==> trial 3 <==
Design PPU, start of the top module:
module PPU (
    input clk,
    input rst,
    input i_en,
    input [32-1:0] data_in,
    input [11:0] scaling_factor,
    output logic[6:0] data_out,
    output logic valid,
    output logic [31:0] data_in_out
);
logic [32 - 1:0] relu_out;
logic [32:0] data_shift;
logic [7:0] data_quant;
logic [8:0] data_temp;
always @(*) begin
    relu_out = (data_in[32 - 1])? 32'd0 : data_in;
    /*verilator lint_off WIDTHEXPAND*/
    /*verilator lint_off WIDTHTRUNC*/
    data_shift = ({relu_out, 1'b0} / scaling_factor);
    /*verilator lint_on WIDTHTRUNC*/
    /*verilator lint_on WIDTHEXPAND*/
    data_temp = (data_shift > 127)? 254 : data_shift[8:0] + {8'b0, data_shift[0]};
end
always @(posedge clk) begin
    if(rst) begin
        valid <= 1'd0;
        data_out <= 7'd0;
        data_in_out <= 32'd0;
    end
    else begin
        valid <= i_en;
        data_out <= (i_en)? data_temp[7:1] : 7'd0;
        data_in_out <= data_in;
    end
end
endmodule
clock: 205.0 ns
lec_check: 0
cap_margin: 20
cell_pad_in_sites_detail_placement: 1
core_aspect_ratio: 1.15
core_margin: 2
core_utilization: 40
cts_cluster_diameter: 279
cts_cluster_size: 73
gpl_timing_driven: 0
hold_slack_margin: 0.14
max_routing_layer: met4
min_routing_layer: met1
place_density: 0.79
setup_slack_margin: 5.0
slew_margin: 25
tns_end_percent: 65
run.sh (not shown) runs the stock make flow with config.mk's settings and CLKGATE_MAP_FILE=.
==> build 49: changes against trial 3 <==
- CELL_PAD_IN_SITES_DETAIL_PLACEMENT: 1 -> unset
- CORE_ASPECT_RATIO: 1.15 -> unset
- CORE_UTILIZATION: 40 -> 65
- CTS_CLUSTER_DIAMETER: 279 -> unset
- CTS_CLUSTER_SIZE: 73 -> unset
- GPL_TIMING_DRIVEN: 0 -> unset
- HOLD_SLACK_MARGIN: 0.14 -> -0.09
- MAX_ROUTING_LAYER: met4 -> unset
- MIN_ROUTING_LAYER: met1 -> unset
- PLACE_DENSITY: 0.79 -> unset
- SETUP_SLACK_MARGIN: 5.0 -> unset
- SLEW_MARGIN: 25 -> 20
- TNS_END_PERCENT: 65 -> 5
==> flow/constraint.sdc (replaced) <==
create_clock -name core_clock -period 101.0 [get_ports {clk}]
set_input_delay 20.2000 -clock core_clock [delete_from_list [all_inputs] [get_ports {clk}]]
set_output_delay 20.2000 -clock core_clock [all_outputs]
set_load 0.01 [all_outputs]
==> trial 93: changes against trial 3 <==
- ABC_AREA: unset -> 0
- CAP_MARGIN: 20 -> 40
- CELL_PAD_IN_SITES_DETAIL_PLACEMENT: 1 -> unset
- CORE_ASPECT_RATIO: 1.15 -> unset
- CORE_UTILIZATION: 40 -> 72
- CTS_CLUSTER_DIAMETER: 279 -> unset
- CTS_CLUSTER_SIZE: 73 -> unset
- GPL_ROUTABILITY_DRIVEN: unset -> 1
- GPL_TIMING_DRIVEN: 0 -> unset
- HOLD_SLACK_MARGIN: 0.14 -> unset
- PLACE_DENSITY: 0.79 -> 0.65
- SETUP_SLACK_MARGIN: 5.0 -> unset
- SLEW_MARGIN: 25 -> 40
- TNS_END_PERCENT: 65 -> unset
==> flow/constraint.sdc (replaced) <==
create_clock -name core_clock -period 110.0 [get_ports {clk}]
set_input_delay 22.0000 -clock core_clock [delete_from_list [all_inputs] [get_ports {clk}]]
set_output_delay 22.0000 -clock core_clock [all_outputs]
set_load 0.01 [all_outputs]
==> build 56: changes against trial 3 <==
- CELL_PAD_IN_SITES_DETAIL_PLACEMENT: 1 -> unset
- CTS_CLUSTER_SIZE: 73 -> 10
- GPL_TIMING_DRIVEN: 0 -> unset
==> results <==
metric                                                                                        build 56                   trial 3                         build 49                  trial 93
Outcome                                                                                 finished clean    stopped before the end         finished with violations    stopped before the end
Failing step                                                                                         -  global routing (5_1_grt)                                -  global routing (5_1_grt)
Reasons for failing layout checks                                                                    -                         -                     setup timing                         -
Detailed Route Iter0 Violations                                                                   1840                         -                             3453                         -
Depth of the critical timing path with buffers and inverters included                              439                         -                              453                         -
Post-route ant nets                                                                                  0                         -                                0                         -
Crit share post-route                                                                            70.6%                         -                             104%                         -
Relative slew slack                                                                              21.2%                         -                            33.3%                         -
Net count, final                                                                                  3779                         -                             4212                         -
Data-path buffer share of cell area in the final layout                                          4.29%                         -                            14.5%                         -
Cell at the slowest stage of the critical path                                                  nor4_2                         -                          o31ai_1                         -
Top class by area                                                      multi-input combinational cells                         -  multi-input combinational cells                         -
Pre-CTS setup slack                                                                           61.80 ns                  44.17 ns                         -5.20 ns                  -3.92 ns
Top cell by count, worst path                                                                   o21a_1                         -                           o21a_1                         -
Buf+Inv Stages, Crit Path                                                                           20                         -                               27                         -
